== job 101 ==
==> flow/design.v <==
module ComplexALU(
    input wire [31:0] operand1,
    input wire [31:0] operand2,
    input wire [3:0] opcode,
    output reg [31:0] result
);
always @(*) begin
    case(opcode)
        4'b0000: begin 
            result[31:16] = operand1[31:16] + operand2[31:16];
            result[15:0] = operand1[15:0] + operand2[15:0];
        end
        4'b0001: begin 
            result[31:16] = operand1[31:16] - operand2[31:16];
            result[15:0] = operand1[15:0] - operand2[15:0];
        end
        4'b0010: begin  
            result[31:16] = (operand1[31:16] * operand2[31:16]) - (operand1[15:0] * operand2[15:0]);
            result[15:0] = (operand1[31:16] * operand2[15:0]) + (operand1[15:0] *operand2[31:16]);
        end
        default:  
            result = 32'h0;
    endcase
end
endmodule
module RegisterFile(
    input wire clk,
    input wire rst,
    input wire [4:0] read_addr1,
    input wire [4:0] read_addr2,
    input wire [4:0] write_addr,
    input wire write_enable,
    input wire [31:0] write_data,
    output reg [31:0] read_data1,
    output reg [31:0] read_data2
);
reg [31:0] registers [15:0];
integer i;
always @(*) begin
	read_data1 = registers[read_addr1[3:0]];
    read_data2 = registers[read_addr2[3:0]];
end
always @(posedge clk) begin
    if (rst) begin
        for (i = 0; i < 16; i = i + 1)
            registers[i] <= 32'h0;
        registers[0] <= 32'h00010002;  
        registers[1] <= 32'h00030004;  
    end
	else if (write_enable) begin
        registers[write_addr[3:0]] <= write_data;
    end
end
endmodule
module Processor(
    input wire clk,
    input wire rst,
    input wire [15:0] instruction,
    output reg [4:0] pc,
    output wire [31:0] result,
    output wire [31:0] data_1,
    output wire [31:0] data_2
);
RegisterFile reg_file_inst(
    .clk(clk),
    .rst(rst),
    .read_addr1({1'b0, instruction[11:8]}),
    .read_addr2({1'b0, instruction[7:4]}),
    .write_addr({1'b0, instruction[3:0]}),
    .write_enable(1'b1),
    .write_data(result),
    .read_data1(data_1),
    .read_data2(data_2)
);
ComplexALU alu(
    .operand1(data_1),
    .operand2(data_2),
    .opcode(instruction[15:12]),
    .result(result)
);
always @(posedge clk) begin
    if (rst)
        pc <= 5'd0;
    else
        pc <= pc + 1;
end
endmodule
Settings: LEC_CHECK=0, CAP_MARGIN=20, CORE_MARGIN=2, CORE_UTILIZATION=40, SETUP_SLACK_MARGIN=2.53, SLEW_MARGIN=20; clock period 12.9 ns.
run.sh (not shown) runs the stock make flow with config.mk's settings and CLKGATE_MAP_FILE=.
From the logs: job 101 reached the end of the flow and failed the layout checks with setup timing.
Input changes introduced in job 102 (baseline for comparison: job 101):
# job 101
export LEC_CHECK = 0
export CAP_MARGIN = 20
export CORE_MARGIN = 2
export CORE_UTILIZATION = 40
export SETUP_SLACK_MARGIN = 2.53
export SLEW_MARGIN = 20
create_clock -name core_clock -period 12.9 [get_ports {clk}]
# job 102
export LEC_CHECK = 0
export CAP_MARGIN = 20
export CORE_MARGIN = 2
export CORE_UTILIZATION = 40
export SLEW_MARGIN = 20
create_clock -name core_clock -period 20.7 [get_ports {clk}]
Notes after the runs:
- Job 102 | stages: all done | timing, DRC, antenna: all pass
- Per the comparison of job 102 with job 101, count of clock buffers in the final design shrank by 1.8%, total count of max-transition violations in the final report held steady, overall routed net length shrank by about 6.6%.
- Job 102 leaves more setup margin than job 101.
- On job 102: post-synthesis to final-layout area growth is 17 points lower than what job 101 gave.
Setup changes, job 102 to job 103
# job 102
export LEC_CHECK = 0
export CAP_MARGIN = 20
export CORE_MARGIN = 2
export CORE_UTILIZATION = 40
export SLEW_MARGIN = 20
create_clock -name core_clock -period 20.7 [get_ports {clk}]
# job 103
export LEC_CHECK = 0
export ABC_AREA = 0
export CAP_MARGIN = 20
export CORE_MARGIN = 2
export CORE_UTILIZATION = 72
export CTS_CLUSTER_DIAMETER = 365
export CTS_CLUSTER_SIZE = 99
export PLACE_DENSITY = 0.37
export SLEW_MARGIN = 20
export TNS_END_PERCENT = 10
create_clock -name core_clock -period 11.8 [get_ports {clk}]
### Flow results
Global placer's final weighted congestion, job 102 and job 103: lower on job 102. Re die area: job 102 was higher than job 103. Starting utilization of the core area for job 103: 33 points up relative to job 102. In the tables for job 102 and job 103, post-placement setup slack reads higher with job 102. Of job 103 and job 102, it is job 103 that has the lower overall die width. FAIL: job 103; every other run in job 102 and job 103 is clean. As the logs show, job 103 stopped at 5_1_grt after a tool error, so it never reached the end of the flow. Comparing job 102 against job 103, there is no change at all in proportion of synthesized flip-flops having asynchronous set or reset.
#### Input delta (job 104 over job 103)
# job 103
export LEC_CHECK = 0
export ABC_AREA = 0
export CAP_MARGIN = 20
export CORE_MARGIN = 2
export CORE_UTILIZATION = 72
export CTS_CLUSTER_DIAMETER = 365
export CTS_CLUSTER_SIZE = 99
export PLACE_DENSITY = 0.37
export SLEW_MARGIN = 20
export TNS_END_PERCENT = 10
create_clock -name core_clock -period 11.8 [get_ports {clk}]
# job 104
export LEC_CHECK = 0
export ABC_AREA = 1
export CAP_MARGIN = 20
export CORE_MARGIN = 2
export CORE_UTILIZATION = 32
export SLEW_MARGIN = 20
create_clock -name core_clock -period 25.0 [get_ports {clk}]
## What came out
Job 104 vs. job 103: routability congestion estimate from global placement went down by 20%. Both conditions hold for job 104: the flow ran to the end and the final layout passed the timing, DRC and antenna checks. Instance tally after logic synthesis: job 103 and job 104 compared, higher one is job 104. Note that the area of the die recorded for job 103 amounts to 0.40 times the value seen in job 104. When job 104 is set beside job 103, its synthesized-area fraction occupied by and/or/nand/nor cells turns out to be 14 points larger. Job 104 ends up with a distinct cell type count of the synthesized netlist that is 22 lower than in job 103.

* * *

RTL: the design.v shown in full above, as it stands there.
Settings: LEC_CHECK=0, CAP_MARGIN=20, CORE_MARGIN=2, CORE_UTILIZATION=65, MAX_ROUTING_LAYER=met4, SETUP_SLACK_MARGIN=3.42, SLEW_MARGIN=20; clock period 11.5 ns.
The starting point did not get past 5_1_grt.
Rerun with:
CORE_UTILIZATION = 72   (was 65)
CTS_CLUSTER_SIZE = 50   (was not set)
MAX_ROUTING_LAYER = not set   (was met4)
PLACE_DENSITY = 0.64   (was not set)
SETUP_SLACK_MARGIN = -1.15   (was 3.42)
Effect: The changed run stopped in 5_1_grt, error GRT-0116; area after synthesis does not change; synthesized cell count is unchanged; die area falls by 9.6%.
Rerun with:
CORE_UTILIZATION = 68   (was 72)
CTS_CLUSTER_SIZE = 39   (was 50)
MAX_ROUTING_LAYER = met4   (was not set)
PLACE_DENSITY = not set   (was 0.64)
What happened: The changed run died in 5_1_grt. Die area grows by 5.8%. Synthesized cell count stays the same. Synthesized area stays the same.
